==> flow/design.v <==
`timescale 1ns/1ns
module ALU (
    input  logic clk,
    input  logic rst_n,
    input  logic [5:0] alu_op,
    input  logic word,
    input  logic [15:0] a,
    input  logic [15:0] b,
    input  logic cf_in,
    input  logic [4:0] shift_cnt,
    output logic [15:0] result
);
    logic [15:0] a_in, b_in;
    parameter ADD = 6'b000000;
    parameter SUB = 6'b000001;
    parameter CMP = 6'b000010;
    parameter INC = 6'b000011;
    parameter DEC = 6'b000100;
    parameter NEG = 6'b000101;
    parameter AND = 6'b000110;
    parameter OR = 6'b000111;
    parameter XOR = 6'b001000;
    parameter NOT = 6'b001001;
    parameter TEST = 6'b001010;
    parameter SHL = 6'b001011;
    parameter SHR = 6'b001100;
    parameter SAR = 6'b001101;
    parameter ROL = 6'b001110;
    parameter ROR = 6'b001111;
    parameter RCL = 6'b010000;
    parameter RCR = 6'b010001;
    parameter MUL = 6'b010010;
    parameter IMUL = 6'b010011;
    parameter DIV = 6'b010100;
    parameter IDIV = 6'b010101;
    always @(posedge clk or negedge rst_n) begin
        if (!rst_n) begin
            a_in <= 0;
            b_in <= 0;
        end else begin
            case(alu_op)
                ADD: begin
                    result <= a + b;
                end
                SUB: begin
                    result <= a - b;
                end
                CMP: begin
                    result <= a - b;
                end
                INC: begin
                    result <= a + 1;
                end
                DEC: begin
                    result <= a - 1;
                end
                NEG: begin
                    result <= 0 - a;
                end
                AND: begin
                    result <= a & b;
                end
                OR: begin
                    result <= a | b;
                end
                XOR: begin
                    result <= a ^ b;
                end
                NOT: begin
                    result <= ~a;
                end
                TEST: begin
                    result <= a & b;
                end
                SHL: begin
                    result <= a << shift_cnt;
                end
                SHR: begin
                    result <= a >> shift_cnt;
                end
                SAR: begin
                    result <= a >>> shift_cnt;
                end
                ROL: begin
                    result <= {a[15:0], a[15:0]};
                end
                ROR: begin
                    result <= {a[0], a[15:1]};
                end
                RCL: begin
                    result <= {a[15:0], cf_in};
                end
                RCR: begin
                    result <= {cf_in, a[15:0]};
                end
                MUL: begin
                    result <= a * b;    
                end
                IMUL: begin
                    result <= a * b;    
                end
                DIV: begin
                    result <= (b == 16'd0) ? 16'hFFFF : a / b;
                end
                IDIV: begin
                    result <= (b == 16'd0) ? 16'hFFFF : a / b;
                end
            endcase
        end
    end
endmodule
==> flow/config.mk <==
export PLATFORM = sky130hd
export DESIGN_NAME = ALU
export DESIGN_NICKNAME = ALU
export VERILOG_FILES = /design/flow/design.v
export SDC_FILE = /design/flow/constraint.sdc
export NUM_CORES = 4
export LEC_CHECK = 0
export ABC_AREA = 1
export CAP_MARGIN = 15
export CORE_ASPECT_RATIO = 0.7
export CORE_MARGIN = 2
export CORE_UTILIZATION = 72
export CTS_CLUSTER_DIAMETER = 393
export CTS_CLUSTER_SIZE = 98
export PLACE_DENSITY = 0.42
export SETUP_SLACK_MARGIN = 2.59
export SLEW_MARGIN = 20
export TNS_END_PERCENT = 45
==> flow/constraint.sdc <==
create_clock -name core_clock -period 30.4 [get_ports {clk}]
set_input_delay 6.0800 -clock core_clock [delete_from_list [all_inputs] [get_ports {clk}]]
set_output_delay 6.0800 -clock core_clock [all_outputs]
set_load 0.01 [all_outputs]
run.sh (not shown) runs the stock make flow with config.mk's settings and CLKGATE_MAP_FILE=.
The first run died in 5_1_grt.
Next try:
- CAP_MARGIN: 15 -> 20
- CORE_ASPECT_RATIO: 0.7 -> not set
- CORE_UTILIZATION: 72 -> 52
- CTS_CLUSTER_DIAMETER: 393 -> not set
- CTS_CLUSTER_SIZE: 98 -> not set
- SETUP_SLACK_MARGIN: 2.59 -> not set
- TNS_END_PERCENT: 45 -> not set
- clock period: 30.4 -> 46.3 ns (I/O delays scaled with it)
Outcome: With this change the flow produced a clean layout. Synthesized cell count does not change. Synthesized area is unchanged. Die size is higher by well over a third.

---

## north
RTL: the design.v shown in full above, as it stands there.
make LEC_CHECK=0 CAP_MARGIN=20 CORE_MARGIN=2 CORE_UTILIZATION=57 SLEW_MARGIN=20 finish   # period 34.3 ns
### north -> south
--- a/flow/config.mk
+++ b/flow/config.mk
@@ -8,4 +8,5 @@
 export CAP_MARGIN = 20
 export CORE_MARGIN = 2
-export CORE_UTILIZATION = 57
+export CORE_UTILIZATION = 58
 export SLEW_MARGIN = 20
+export TNS_END_PERCENT = 5
==> flow/constraint.sdc <==
create_clock -name core_clock -period 29.3 [get_ports {clk}]
set_input_delay 5.8600 -clock core_clock [delete_from_list [all_inputs] [get_ports {clk}]]
set_output_delay 5.8600 -clock core_clock [all_outputs]
set_load 0.01 [all_outputs]
Results
STATUS run=south STAGES=ALL_DONE FINAL_CHECKS=FAILED CAUSE=negative setup slack
Side by side, design internal power turned out higher in south than in north.
south ended up with a higher total cell area at the placement stage than north did.
For the global-route usage, south came in 5.4 points higher than north did.
Setup changes, south to east
--- a/flow/config.mk
+++ b/flow/config.mk
@@ -8,5 +8,5 @@
 export CAP_MARGIN = 20
 export CORE_MARGIN = 2
-export CORE_UTILIZATION = 58
+export CORE_UTILIZATION = 68
+export SETUP_SLACK_MARGIN = -2.0
 export SLEW_MARGIN = 20
-export TNS_END_PERCENT = 5
--- outcome ---
- east: it failed with a tool error in global routing, so there are no final results.
- Diff south..east | mean instance size in the synthesized netlist | unchanged
- As far as maximum buffer depth of the clock tree goes, south and east are indistinguishable; the numbers are identical.
- east vs south: cell area after placement down slightly
- Changes observed in east relative to south: post-cts resize count decreased 151; horizontal extent of the die decreased about 7.5%.
diff inputs: east => west
--- a/flow/config.mk
+++ b/flow/config.mk
@@ -6,7 +6,8 @@
 export NUM_CORES = 4
 export LEC_CHECK = 0
+export ABC_AREA = 1
 export CAP_MARGIN = 20
 export CORE_MARGIN = 2
-export CORE_UTILIZATION = 68
-export SETUP_SLACK_MARGIN = -2.0
+export CORE_UTILIZATION = 56
+export CTS_CLUSTER_SIZE = 98
 export SLEW_MARGIN = 20
==> flow/constraint.sdc <==
create_clock -name core_clock -period 30.4 [get_ports {clk}]
set_input_delay 6.0800 -clock core_clock [delete_from_list [all_inputs] [get_ports {clk}]]
set_output_delay 6.0800 -clock core_clock [all_outputs]
set_load 0.01 [all_outputs]
==> results <==
west went all the way through the flow, and no timing, DRC or antenna check failed.
Share of synthesized cell area in and, or, nand and nor gates for west is higher than for east.
Max fraction of synthesized cell area in xor and xnor cells across east and west: east
Placed instance area was lower in the run labelled west.
Floorplan check, west vs east: die outline larger in west

---

// ALU: RTL as listed in full above, without the edits since
==> flow/config.mk <==
export PLATFORM = sky130hd
export DESIGN_NAME = ALU
export DESIGN_NICKNAME = ALU
export VERILOG_FILES = /design/flow/design.v
export SDC_FILE = /design/flow/constraint.sdc
export NUM_CORES = 4
export LEC_CHECK = 0
export ABC_AREA = 1
export CAP_MARGIN = 20
export CORE_MARGIN = 2
export CORE_UTILIZATION = 66
export CTS_CLUSTER_DIAMETER = 381
export CTS_CLUSTER_SIZE = 74
export HOLD_SLACK_MARGIN = 0.29
export SLEW_MARGIN = 20
export TNS_END_PERCENT = 5
==> flow/constraint.sdc <==
create_clock -name core_clock -period 56.3 [get_ports {clk}]
set_input_delay 11.2600 -clock core_clock [delete_from_list [all_inputs] [get_ports {clk}]]
set_output_delay 11.2600 -clock core_clock [all_outputs]
set_load 0.01 [all_outputs]
The baseline produced a clean layout.
Then changed:
ABC_AREA = not set   (was 1)
CORE_UTILIZATION = 65   (was 66)
CTS_CLUSTER_DIAMETER = 84   (was 381)
CTS_CLUSTER_SIZE = not set   (was 74)
HOLD_SLACK_MARGIN = not set   (was 0.29)
clock period = 30.6 ns   (was 56.3 ns; I/O delays follow)
Outcome: The new run died in global routing (5_1_grt); die area came out higher slightly; synthesized cell count came out lower by about a fifth; area after synthesis came out lower slightly.
Then changed:
CORE_UTILIZATION = 40   (was 65)
CTS_CLUSTER_DIAMETER = not set   (was 84)
TNS_END_PERCENT = not set   (was 5)
clock period = 100.0 ns   (was 30.6 ns; I/O delays follow)
After rerunning: With this change the flow passed the timing, DRC and antenna checks. Die size came out higher by 61%. Area after synthesis stays the same. Synthesized cell count does not change.
Then changed:
CELL_PAD_IN_SITES_GLOBAL_PLACEMENT = 1   (was not set)
CORE_ASPECT_RATIO = 0.57   (was not set)
After rerunning:
- The changed run finished clean
- worst setup slack loses 1700 ps
- total power came out higher by about a fifth
- wire length rises by about a fifth
- cell count increases slightly
Then changed:
CELL_PAD_IN_SITES_GLOBAL_PLACEMENT = not set   (was 1)
CORE_ASPECT_RATIO = 0.5   (was 0.57)
CORE_UTILIZATION = 67   (was 40)
CTS_CLUSTER_SIZE = 10   (was not set)
Outcome:
- worst setup slack improves by 620 ps
- cell count is lower by 8.6%
- maximum frequency went up by 1.2%

---

Starts from the design.v that is shown in full above.
clock: 85.3 ns
lec_check: 0
cap_margin: 5
core_margin: 2
core_utilization: 67
cts_cluster_size: 36
hold_slack_margin: 0.29
slew_margin: 20
tns_end_percent: 5
Next try:
Settings changed: CAP_MARGIN 5 to 20, CORE_UTILIZATION 67 to 50, CTS_CLUSTER_SIZE 36 to default, HOLD_SLACK_MARGIN 0.29 to default, TNS_END_PERCENT 5 to default.
Clock period 85.3 ns to 52.8 ns, I/O delays scaled along.
After rerunning: Core utilization falls by 18 points; total power increases by 59%; worst setup slack is worse by 26 ns; critical path depth decreases by 1; sequential cell count is unchanged; die size grows by 33%; cell count rose by 3.3%.
Next try:
Settings changed: CORE_UTILIZATION 50 to 40.
Outcome: Count of clock-buffer cells in the layout does not change; cell count increases by about 5%; cell area rose by about 1.1%.

---

// ALU: RTL as listed in full above, without the edits since
Settings: LEC_CHECK=0, CAP_MARGIN=20, CORE_MARGIN=2, CORE_UTILIZATION=65, CTS_CLUSTER_DIAMETER=339, SETUP_SLACK_MARGIN=-2.0, SLEW_MARGIN=20; clock period 30.6 ns.
The baseline completed, yet does not pass: setup timing.
Edit:
- CORE_UTILIZATION: 65 -> 68
- CTS_CLUSTER_DIAMETER: 339 -> 344
- TNS_END_PERCENT: unset -> 5
- clock period: 30.6 -> 29.3 ns (I/O delays scaled with it)
This time the run died in 5_1_grt.
Area after synthesis is unchanged.
Synthesized cell count does not change.
Die area drops by 4.3%.
Edit:
- CORE_UTILIZATION: 68 -> 25
- CTS_CLUSTER_DIAMETER: 344 -> unset
- SETUP_SLACK_MARGIN: -2.0 -> unset
- TNS_END_PERCENT: 5 -> unset
- clock period: 29.3 -> 52.8 ns (I/O delays scaled with it)
- This time the run passed the timing, DRC and antenna checks
- die size went up to 2.7 times its value
- area after synthesis is unchanged
- synthesized cell count is unchanged
Edit:
- CORE_ASPECT_RATIO: unset -> 1.96
- CORE_UTILIZATION: 25 -> 60
- clock period: 52.8 -> 100.0 ns (I/O delays scaled with it)
Outcome: Critical path depth grows by 3; sequential share of layout area stays flat; core utilization rose by 37 points; combinational power drops by well over a third; power falls by well over a third; cell count is lower by about a fifth; via count rises by a few percent; global-route usage is higher by 29 points; first-iteration DRC count drops by roughly a tenth.
Edit:
- CELL_PAD_IN_SITES_GLOBAL_PLACEMENT: unset -> 3
- CORE_ASPECT_RATIO: 1.96 -> unset
- CORE_UTILIZATION: 60 -> 40
- CTS_CLUSTER_DIAMETER: unset -> 399
- CTS_CLUSTER_SIZE: unset -> 100
The changed run finished with timing, DRC and antenna clean.
Power went down by 4.7%.
Setup slack loses 0.15 ns.
Combinational power went down by about 5%.
Non-clock buffer count went up by 4.
Count of clock-buffer cells in the layout does not change.
Synthesized cell count is unchanged.
Global-route usage went down by 15 points.

---

Setup of JK:
RTL: the design.v shown in full above, as it stands there.
Settings: LEC_CHECK=0, CAP_MARGIN=20, CELL_PAD_IN_SITES_DETAIL_PLACEMENT=1, CELL_PAD_IN_SITES_GLOBAL_PLACEMENT=3, CORE_MARGIN=2, CORE_UTILIZATION=40, SLEW_MARGIN=20; clock period 100.0 ns.
Here is what was changed in the inputs of MS compared with JK.
- setting CTS_CLUSTER_SIZE to 98 for the first time
- setting CTS_CLUSTER_DIAMETER to 397 for the first time
- setting PLACE_DENSITY_LB_ADDON to 0.19 for the first time
- setting HOLD_SLACK_MARGIN to -0.06 for the first time
- changing SLEW_MARGIN from 20 to 5
- changing CELL_PAD_IN_SITES_GLOBAL_PLACEMENT from 3 to 1
- setting CORE_ASPECT_RATIO to 0.5 for the first time
- setting TNS_END_PERCENT to 40 for the first time
- changing CORE_UTILIZATION from 40 to 29
- setting GPL_ROUTABILITY_DRIVEN to 0 for the first time
- setting ABC_AREA to 1 for the first time
==> comparison <==
Both conditions hold for MS: the flow ran to the end and the final layout passed the timing, DRC and antenna checks. MS against JK: worst-margin pin slew decreased 0.16 ns, net count reported at finish increased 15%, wire length of the first global-routing pass decreased about 4%. Hold slack (MS over JK): decrease, 0.015 ns. MS -> JK: clock-buffer cell count flat. Between MS and JK, it is MS whose core utilization is lower, by 12 points.
Here is what was changed in the inputs of AL compared with MS.
- PLACE_DENSITY_LB_ADDON removed (was 0.19)
- SLEW_MARGIN changed from 5 to 20
- TNS_END_PERCENT removed (was 40)
- CELL_PAD_IN_SITES_GLOBAL_PLACEMENT changed from 1 to 2
- ABC_AREA removed (was 1)
- CELL_PAD_IN_SITES_DETAIL_PLACEMENT removed (was 1)
- GPL_ROUTABILITY_DRIVEN removed (was 0)
--- outcome ---
Delta (AL minus MS): post-synthesis chip area from yosys fell about 1.2%; average vias per placed instance rose 12%. The run with more setup slack is MS; AL has less. Of the two candidates, MS has the better fmax and AL the worse one. Final cell count on AL is down relative to MS. AL against MS: via count of the first global-routing pass down about 4.4%, area of the chip down 680 sq um. Compared with MS, in AL number of cells on the critical path fell by 33%; share of power burned in combinational logic +1.8 points; number of non-clock buffers increased by about 20% relative to the old numbers; wire length on met2 +4.5%.
Relative to AL, the following input files were edited for TR:
- clearing CTS_CLUSTER_SIZE, which used to be 98
- swapping 0.5 for 1.98 in CORE_ASPECT_RATIO
- clearing CTS_CLUSTER_DIAMETER, which used to be 397
### Flow results
The lower count of inserted antenna diode cells came out of AL. AL -> TR: total power increased by a few percent. Diff AL -> TR | multi-input combinational area share | increase of 0.20 points. Summary of TR over AL: critical path depth down 7, share of the cycle needed by the critical path after routing increased 1.3 points, floorplan row count higher, largest fanout on the critical path went up.
The inputs of PW differ from those of TR as listed below.
- CTS_CLUSTER_SIZE now 100, previously not set
- CELL_PAD_IN_SITES_GLOBAL_PLACEMENT no longer set, was 2
- CTS_CLUSTER_DIAMETER now 332, previously not set
- CORE_ASPECT_RATIO no longer set, was 1.98
- HOLD_SLACK_MARGIN no longer set, was -0.06
- CORE_UTILIZATION now 40, was 29
- PLACE_DENSITY now 0.89, previously not set
## What came out
Lower count of buffer and inverter cells on the critical path goes to PW over TR.
When the final numbers for PW and TR were put side by side, the layout buffering overhead excluding clock cells turned out to be smaller in PW.
Non-clock buffer count (PW vs. TR) decreases by more than 10%
Changes observed in PW relative to TR: post-layout total power dropped 0.020 mW; relative area change from synthesis to final layout fell 2.5 points; setup slack increased by 1.65 ns relative to the old numbers.
Diff PW and TR: sequential power higher in TR

---

RTL: the design.v shown in full above, as it stands there.
clock: 56.3 ns
lec_check: 0
abc_area: 1
cap_margin: 20
core_margin: 2
core_utilization: 58
hold_slack_margin: 0.29
slew_margin: 20
tns_end_percent: 5
Edit:
--- a/flow/config.mk
+++ b/flow/config.mk
@@ -8 +7,0 @@
-export ABC_AREA = 1
@@ -11,2 +10 @@
-export CORE_UTILIZATION = 58
-export HOLD_SLACK_MARGIN = 0.29
+export CORE_UTILIZATION = 63
==> flow/constraint.sdc (replaced) <==
create_clock -name core_clock -period 29.3 [get_ports {clk}]
set_input_delay 5.8600 -clock core_clock [delete_from_list [all_inputs] [get_ports {clk}]]
set_output_delay 5.8600 -clock core_clock [all_outputs]
set_load 0.01 [all_outputs]
The new run stopped in 5_1_grt.
Synthesized cell count falls by about a fifth.
Die size falls by a little under a tenth.
Synthesized area falls slightly.
Edit:
--- a/flow/config.mk
+++ b/flow/config.mk
@@ -10 +10,2 @@
-export CORE_UTILIZATION = 63
+export CORE_UTILIZATION = 65
+export HOLD_SLACK_MARGIN = 0.29
==> flow/constraint.sdc (replaced) <==
create_clock -name core_clock -period 85.3 [get_ports {clk}]
set_input_delay 17.0600 -clock core_clock [delete_from_list [all_inputs] [get_ports {clk}]]
set_output_delay 17.0600 -clock core_clock [all_outputs]
set_load 0.01 [all_outputs]
Result:
- The changed run completed without violations
- die area is lower by 3.0%
- area after synthesis does not change
- synthesized cell count stays the same
Edit:
--- a/flow/config.mk
+++ b/flow/config.mk
@@ -7,0 +8 @@
+export ABC_AREA = 1
@@ -11 +11,0 @@
-export HOLD_SLACK_MARGIN = 0.29
==> flow/constraint.sdc (replaced) <==
create_clock -name core_clock -period 56.3 [get_ports {clk}]
set_input_delay 11.2600 -clock core_clock [delete_from_list [all_inputs] [get_ports {clk}]]
set_output_delay 11.2600 -clock core_clock [all_outputs]
set_load 0.01 [all_outputs]
What happened:
- count of clock-buffer cells in the layout does not change
- non-clock buffer count fell by 13
- cell area rose by about 0.6%
- first-iteration DRC count fell by 25%
- sequential share of layout area barely changes
- utilization is about the same
- combinational power rose by 22%
- global-route usage fell by 3.5 points
- synthesized area rose by about 1.2%
- routed wire length fell by 7.7%
- final cell count rose by about 16%
Edit:
--- a/flow/config.mk
+++ b/flow/config.mk
@@ -11 +11,4 @@
-export CORE_UTILIZATION = 65
+export CORE_UTILIZATION = 66
+export CTS_CLUSTER_DIAMETER = 381
+export CTS_CLUSTER_SIZE = 78
+export HOLD_SLACK_MARGIN = 0.29
What happened:
- The changed run ran to the end with no violations
- final area is about the same
- utilization rises by 0.42 points
- maximum frequency shrinks by 0.53%
- worst setup slack is worse by 210 ps
- first-iteration DRC count falls by 9.7%
- flip-flop count does not change
Edit:
--- a/flow/config.mk
+++ b/flow/config.mk
@@ -8 +7,0 @@
-export ABC_AREA = 1
@@ -11,4 +10,2 @@
-export CORE_UTILIZATION = 66
-export CTS_CLUSTER_DIAMETER = 381
-export CTS_CLUSTER_SIZE = 78
-export HOLD_SLACK_MARGIN = 0.29
+export CORE_UTILIZATION = 65
+export CTS_CLUSTER_DIAMETER = 98
==> flow/constraint.sdc (replaced) <==
create_clock -name core_clock -period 29.6 [get_ports {clk}]
set_input_delay 5.9200 -clock core_clock [delete_from_list [all_inputs] [get_ports {clk}]]
set_output_delay 5.9200 -clock core_clock [all_outputs]
set_load 0.01 [all_outputs]
Result:
- The new run never finished: it broke off in 5_1_grt with GRT-0232
- area after synthesis decreases by 1.2%
- die area increases by 0.31%
- synthesized cell count decreases by 15%
Power figures rest on the tool's default switching activity, not on a simulated workload.
